== juniper ==
==> flow/design.v (excerpt) <==
module mac_array_4x4 (
    input wire clk,
    input wire rst_n,
    input wire en,
    input wire load_acc,
    input wire [15:0] a_in_0,
    input wire [15:0] a_in_1,
    input wire [15:0] a_in_2,
    input wire [15:0] a_in_3,
    input wire [15:0] b_in_0,
    input wire [15:0] b_in_1,
    input wire [15:0] b_in_2,
    input wire [15:0] b_in_3,
    input wire [511:0] partial_sum_init,
    output wire [31:0] result_0_0, result_0_1, result_0_2, result_0_3,
    output wire [31:0] result_1_0, result_1_1, result_1_2, result_1_3,
    output wire [31:0] result_2_0, result_2_1, result_2_2, result_2_3,
    output wire [31:0] result_3_0, result_3_1, result_3_2, result_3_3
);
Size: roughly 18000 cells after synthesis, ~900 flip-flops, roughly 0.18 sq mm of cells after synthesis.
Settings: LEC_CHECK=0, CAP_MARGIN=15, CORE_MARGIN=2, CORE_UTILIZATION=72, CTS_CLUSTER_SIZE=47, HOLD_SLACK_MARGIN=-0.08, PLACE_DENSITY_LB_ADDON=0.01, SETUP_SLACK_MARGIN=2.85, SLEW_MARGIN=20, TNS_END_PERCENT=20; clock period 9.63 ns.
run.sh (not shown) runs the stock make flow with config.mk's settings and CLKGATE_MAP_FILE=.
The flow completed for juniper, but it is not clean: the layout still shows negative setup slack.
Setup changes, juniper to nickel
Settings: CORE_UTILIZATION: 72 -> 68; SETUP_SLACK_MARGIN: 2.85 -> unset; PLACE_DENSITY_LB_ADDON: 0.01 -> unset; CAP_MARGIN: 15 -> 20; TNS_END_PERCENT: 20 -> unset; HOLD_SLACK_MARGIN: -0.08 -> unset; the clock period (ns, I/O delays scaled along): 9.63 -> 15.0.
==> comparison <==
Of nickel and juniper, none finishes clean. Any difference in area after synthesis between juniper and nickel is small enough to ignore. Relative to juniper, non-clock buffer count decreased by 482 in nickel. juniper -> nickel: sequential cell area fraction in the yosys report delta 0, exact match. When the final numbers for nickel and juniper were put side by side, the post-route worst hold slack turned out to be greater in juniper. Looking at worst setup path startpoint, the a_in_3[5] result is from juniper; the b_in_2[7] one comes from nickel. Higher cell row count was reported by nickel, not juniper. On wire length: nickel sits below juniper. Comparing nickel and juniper, the lower least setup slack across all paths after layout is on juniper. Sequential share of layout area, nickel and juniper, lower one = juniper. Data arrival time of the worst path | nickel above juniper.
For onyx, these inputs were changed with respect to nickel:
Settings: a change of CORE_UTILIZATION from 68 to 64; a change of CTS_CLUSTER_SIZE from 47 to 99; a change of the clock period (ns, I/O delays scaled along) from 15.0 to 22.4.
--- outcome ---
Post-detailed-route DRC marker count came out exactly the same in nickel and onyx.
onyx closes out successfully: all stages finished, all timing, DRC and antenna checks passed.
Per the comparison of onyx with nickel, utilization now sits lower, post-route setup TNS increased 0.64 ns, hold slack has decreased, floorplan-stage core utilization has decreased, count of buffers inserted at the top-level ports essentially unchanged.
Inputs modified between onyx and harbor:
Settings: changing CORE_UTILIZATION from 64 to 58; removing CTS_CLUSTER_SIZE (formerly 99); setting SETUP_SLACK_MARGIN to 3.89 for the first time; setting MAX_ROUTING_LAYER to met4 for the first time; changing the clock period (ns, I/O delays scaled along) from 22.4 to 14.5.
--- outcome ---
harbor finished all stages; however, its layout fails the closing checks, the failures being negative setup slack. a_in_3[7] as the launching element of the worst setup path was reported by harbor, and b_in_1[0] by onyx. Compared to onyx, the router laid down more metal wire for harbor. From onyx to harbor the numbers moved as follows: count of clock-buffer cells in the layout now smaller, critical path depth climbed 1, global-route usage decreased by 0.61 points relative to the old numbers, area of all sequential standard cells +0.41%. Delta (harbor minus onyx): clock slew seen by the registers of the worst setup and hold paths roughly the same; worst setup slack after layout lower; sequential share of layout area lower.
Edits applied to the flow inputs when going from harbor to lagoon:
Settings: clearing MAX_ROUTING_LAYER, which used to be met4; clearing SETUP_SLACK_MARGIN, which used to be 3.89; swapping 58 for 11 in CORE_UTILIZATION; swapping 14.5 for 22.4 in the clock period (ns, I/O delays scaled along).
In summary, lagoon completed successfully, with a layout that passed the timing, DRC and antenna checks.
harbor finished all stages; layout check result: FAIL, due to negative setup slack.
Uppermost layer routed: met5 -> lagoon, met4 -> harbor
Per the comparison of lagoon with harbor, worst setup skew after layout now larger, total instance count after detailed placement now larger, worst hold slack went down 0.017 ns.
lagoon vs harbor — total of fill cells in the finished design rose 630%.
Against harbor, lagoon reports a average via count per standard cell that is lower.
### lagoon -> maple
Settings: HOLD_SLACK_MARGIN: unset -> -0.08; CAP_MARGIN: 20 -> 15; CORE_UTILIZATION: 11 -> 72; SETUP_SLACK_MARGIN: unset -> 0.84; the clock period (ns, I/O delays scaled along): 22.4 -> 14.1.
Findings:
- lagoon went all the way through the flow, and no timing, DRC or antenna check failed.
- In maple the implementation ran to completion but is not tape-out ready, as the final checks report negative setup slack.
- Total detailed-routing wirelength delta (maple − lagoon): favourable
- From maple to lagoon, critical path depth did not move at all.
- Setup slack came out lower on maple than on lagoon.
- Comparing maple and lagoon, the lower synthesis-to-finish area growth is on maple.
- Sort maple and lagoon by logic share of the area asc -> top: lagoon
- On share of the clock period used by the worst path after layout, the higher figure sits with maple, not lagoon.
- The sequential portion of the cell area number comes out higher for maple vs lagoon.
- lagoon -> maple: count of fill cells added during filler insertion decreased by more than half
